==> inputs of exp/willow <==
==> flow/design.v (excerpt) <==
module cpu(clk,rst_n, iaddr, instr, wdata, we, addr, re, rdata, hlt);
make LEC_CHECK=0 CAP_MARGIN=20 CELL_PAD_IN_SITES_DETAIL_PLACEMENT=0 CELL_PAD_IN_SITES_GLOBAL_PLACEMENT=0 CORE_ASPECT_RATIO=1.57 CORE_MARGIN=2 CORE_UTILIZATION=72 CTS_CLUSTER_DIAMETER=298 CTS_CLUSTER_SIZE=35 GPL_ROUTABILITY_DRIVEN=1 PLACE_DENSITY_LB_ADDON=0.03 SETUP_SLACK_MARGIN=0.91 SLEW_MARGIN=15 TNS_END_PERCENT=5 finish   # period 3.12 ns
run.sh (not shown) runs the stock make flow with config.mk's settings and CLKGATE_MAP_FILE=.
==> exp/yarrow (differences from exp/willow) <==
Settings changed: ABC_AREA set to 1, CELL_PAD_IN_SITES_DETAIL_PLACEMENT 0 to unset, CELL_PAD_IN_SITES_GLOBAL_PLACEMENT 0 to 2, CORE_ASPECT_RATIO 1.57 to 1.82, CORE_MARGIN 2 to 4, CORE_UTILIZATION 72 to 26, CTS_CLUSTER_DIAMETER 298 to unset, CTS_CLUSTER_SIZE 35 to unset, GPL_ROUTABILITY_DRIVEN 1 to unset, GPL_TIMING_DRIVEN set to 1, PLACE_DENSITY_LB_ADDON 0.03 to unset, SETUP_SLACK_MARGIN 0.91 to 1.39, SLEW_MARGIN 15 to 30, TNS_END_PERCENT 5 to unset.
==> flow/constraint.sdc (replaced) <==
create_clock -name core_clock -period 6.2 [get_ports {clk}]
set_input_delay 1.2400 -clock core_clock [delete_from_list [all_inputs] [get_ports {clk}]]
set_output_delay 1.2400 -clock core_clock [all_outputs]
set_load 0.01 [all_outputs]
==> exp/harbor (differences from exp/willow) <==
Settings changed: ABC_AREA set to 1, CELL_PAD_IN_SITES_DETAIL_PLACEMENT 0 to unset, CELL_PAD_IN_SITES_GLOBAL_PLACEMENT 0 to unset, CORE_ASPECT_RATIO 1.57 to unset, CORE_UTILIZATION 72 to 71, CTS_CLUSTER_DIAMETER 298 to 231, CTS_CLUSTER_SIZE 35 to 14, GPL_ROUTABILITY_DRIVEN 1 to unset, PLACE_DENSITY_LB_ADDON 0.03 to 0.19, SETUP_SLACK_MARGIN 0.91 to 0.68, SLEW_MARGIN 15 to 20, TNS_END_PERCENT 5 to unset.
==> flow/constraint.sdc (replaced) <==
create_clock -name core_clock -period 4.86 [get_ports {clk}]
set_input_delay 0.9720 -clock core_clock [delete_from_list [all_inputs] [get_ports {clk}]]
set_output_delay 0.9720 -clock core_clock [all_outputs]
set_load 0.01 [all_outputs]
==> comparison <==
Die area: exp/harbor < exp/willow < exp/yarrow.
Between exp/yarrow and exp/harbor, the lower cell count is in exp/harbor (gap 22%, measured against exp/harbor).
Against exp/harbor, the clock-buffer cell count of exp/yarrow is lower by 2.
exp/harbor passed the timing, design-rule and antenna checks. exp/willow stopped in global routing (5_1_grt). exp/yarrow finished with timing, DRC and antenna clean.
Between exp/yarrow and exp/harbor, the lower hold slack is in exp/yarrow (gap 12 ps).


==> inputs of run G <==
Starting RTL as in the previous note.
clock: 6.2 ns
lec_check: 0
abc_area: 1
cap_margin: 20
cell_pad_in_sites_global_placement: 2
core_aspect_ratio: 0.88
core_margin: 6
core_utilization: 26
gpl_timing_driven: 1
setup_slack_margin: 1.39
slew_margin: 20
==> run H: changes against run G <==
- CELL_PAD_IN_SITES_GLOBAL_PLACEMENT: 2 -> not set
- CORE_ASPECT_RATIO: 0.88 -> not set
- CORE_MARGIN: 6 -> 2
- CORE_UTILIZATION: 26 -> 72
- CTS_CLUSTER_DIAMETER: not set -> 190
- CTS_CLUSTER_SIZE: not set -> 40
- GPL_TIMING_DRIVEN: 1 -> not set
- MAX_ROUTING_LAYER: not set -> met4
- PLACE_DENSITY_LB_ADDON: not set -> 0.2
- SETUP_SLACK_MARGIN: 1.39 -> 1.06
==> flow/constraint.sdc (replaced) <==
create_clock -name core_clock -period 3.67 [get_ports {clk}]
set_input_delay 0.7340 -clock core_clock [delete_from_list [all_inputs] [get_ports {clk}]]
set_output_delay 0.7340 -clock core_clock [all_outputs]
set_load 0.01 [all_outputs]
==> run B: changes against run G <==
- ABC_AREA: 1 -> not set
- CELL_PAD_IN_SITES_GLOBAL_PLACEMENT: 2 -> not set
- CORE_ASPECT_RATIO: 0.88 -> not set
- CORE_MARGIN: 6 -> 2
- CORE_UTILIZATION: 26 -> 62
- GPL_TIMING_DRIVEN: 1 -> not set
- SETUP_SLACK_MARGIN: 1.39 -> not set
==> flow/constraint.sdc (replaced) <==
create_clock -name core_clock -period 5.89 [get_ports {clk}]
set_input_delay 1.1780 -clock core_clock [delete_from_list [all_inputs] [get_ports {clk}]]
set_output_delay 1.1780 -clock core_clock [all_outputs]
set_load 0.01 [all_outputs]
==> comparison <==
Run H died in global routing, error GRT-0232. Run G went through all stages and came out clean. Run B ran to the end with no violations. Between run B and run G, the lower fmax is in run B (gap 19%, measured against run G). Of run G and run B, run G has the higher count of clock-buffer cells in the layout (gap 8). In run B the sequential share of layout area is lower than in run G, by 0.73 points. Of run B and run G, run G has the higher clock skew (gap 0.019 ns). In run G the final cell count is higher than in run B, by about 40%. Register-to-register slack: run G is better than run B (1.4 ns). Of run G and run B, run G has the higher setup slack (gap 1.4 ns).


==> 01-28: inputs <==
Starting RTL as in the previous note.
export LEC_CHECK = 0
export CAP_MARGIN = 20
export CORE_MARGIN = 2
export CORE_UTILIZATION = 72
export CTS_CLUSTER_SIZE = 32
export PLACE_DENSITY = 0.64
export SETUP_SLACK_MARGIN = 1.15
export SLEW_MARGIN = 20
create_clock -name core_clock -period 5.07 [get_ports {clk}]
==> 02-04: changes against 01-28 <==
==> flow/config.mk (replaced) <==
export PLATFORM = sky130hd
export DESIGN_NAME = cpu
export DESIGN_NICKNAME = cpu
export VERILOG_FILES = /design/flow/design.v
export SDC_FILE = /design/flow/constraint.sdc
export NUM_CORES = 4
export LEC_CHECK = 0
export CAP_MARGIN = 20
export CELL_PAD_IN_SITES_DETAIL_PLACEMENT = 0
export CORE_ASPECT_RATIO = 1.7
export CORE_MARGIN = 2
export CORE_UTILIZATION = 34
export GPL_TIMING_DRIVEN = 1
export MAX_ROUTING_LAYER = met5
export MIN_ROUTING_LAYER = met1
export SETUP_SLACK_MARGIN = -0.23
export SLEW_MARGIN = 40
==> flow/constraint.sdc (replaced) <==
create_clock -name core_clock -period 3.88 [get_ports {clk}]
set_input_delay 0.7760 -clock core_clock [delete_from_list [all_inputs] [get_ports {clk}]]
set_output_delay 0.7760 -clock core_clock [all_outputs]
set_load 0.01 [all_outputs]
==> 10-19: changes against 01-28 <==
--- a/flow/config.mk
+++ b/flow/config.mk
@@ -10,5 +10,4 @@
 export CORE_UTILIZATION = 72
-export CTS_CLUSTER_SIZE = 32
-export PLACE_DENSITY = 0.64
-export SETUP_SLACK_MARGIN = 1.15
+export CTS_CLUSTER_SIZE = 40
+export SETUP_SLACK_MARGIN = -0.31
 export SLEW_MARGIN = 20
==> flow/constraint.sdc (replaced) <==
create_clock -name core_clock -period 4.26 [get_ports {clk}]
set_input_delay 0.8520 -clock core_clock [delete_from_list [all_inputs] [get_ports {clk}]]
set_output_delay 0.8520 -clock core_clock [all_outputs]
set_load 0.01 [all_outputs]
==> reports/metrics.yaml <==
status:
  status: "stopped before the end"
  stop_stage: "global routing (5_1_grt)"
  firstError: "[ERROR GRT-0232] Routing congestion too high. Check the congestion heatmap in the GUI."
synth:
  ff_type: "edfxtp_1"
  yosys.area.top_type_share: 0.327
global_routing:
  grt-ovfl-total: 3
  grt_util_met3: 0.637
  grtUsageTotal: 0.771
  met1_usage: 0.813
  grt_use_met2: 0.903
clocking:
  post_cts_buffers: 62
  cts_buffers: 47
  cts_root_buf: "clkbuf_16"
place:
  dp_hpwl_um: 64800
  place.gp.congestion: 1.15
  post-place-cells: 2818
  pre_cts_slack_ps: -51.9
floorplan:
  die_w_um: 190
  fp-utilization: 0.726
  dieHeight_um: 190
  dieArea_um2: 36200
The numbers above come from 01-28.

==> reports/metrics.yaml <==
floorplan:
  die_w_um: 212
  fp-utilization: 0.343
place:
  dp_hpwl_um: 84400
  pre_cts_slack_ps: -1390
  post-place-cells: 3669
synth:
  yosys.area.top_type_share: 0.327
  ff_type: "edfxtp_1"
global_routing:
  met1_usage: 0.302
  grt_util_met3: 0.0705
  grtUsageTotal: 0.307
  grt_use_met2: 0.530
final_timing:
  setup_viol: 32
  layout_setup_ws_ps: -659
status:
  violations: "negative setup slack"
  status: "finished with violations"
clocking:
  cts_buffers: 46
The numbers above come from 02-04.

==> reports/metrics.yaml <==
global_routing:
  grt_util_met3: 0.361
  grt-ovfl-total: 0
  met1_usage: 0.693
  grtUsageTotal: 0.607
floorplan:
  fp-utilization: 0.726
  dieHeight_um: 190
  die_w_um: 190
final_timing:
  setup_viol: 28
  layout_setup_ws_ps: -479
synth:
  ff_type: "edfxtp_1"
  yosys.area.top_type_share: 0.327
place:
  pre_cts_slack_ps: -454
  dp_hpwl_um: 64000
  place.gp.congestion: 1.19
clocking:
  cts_root_buf: "clkbuf_16"
status:
  status: "finished with violations"
  violations: "negative setup slack"
The numbers above come from 10-19.

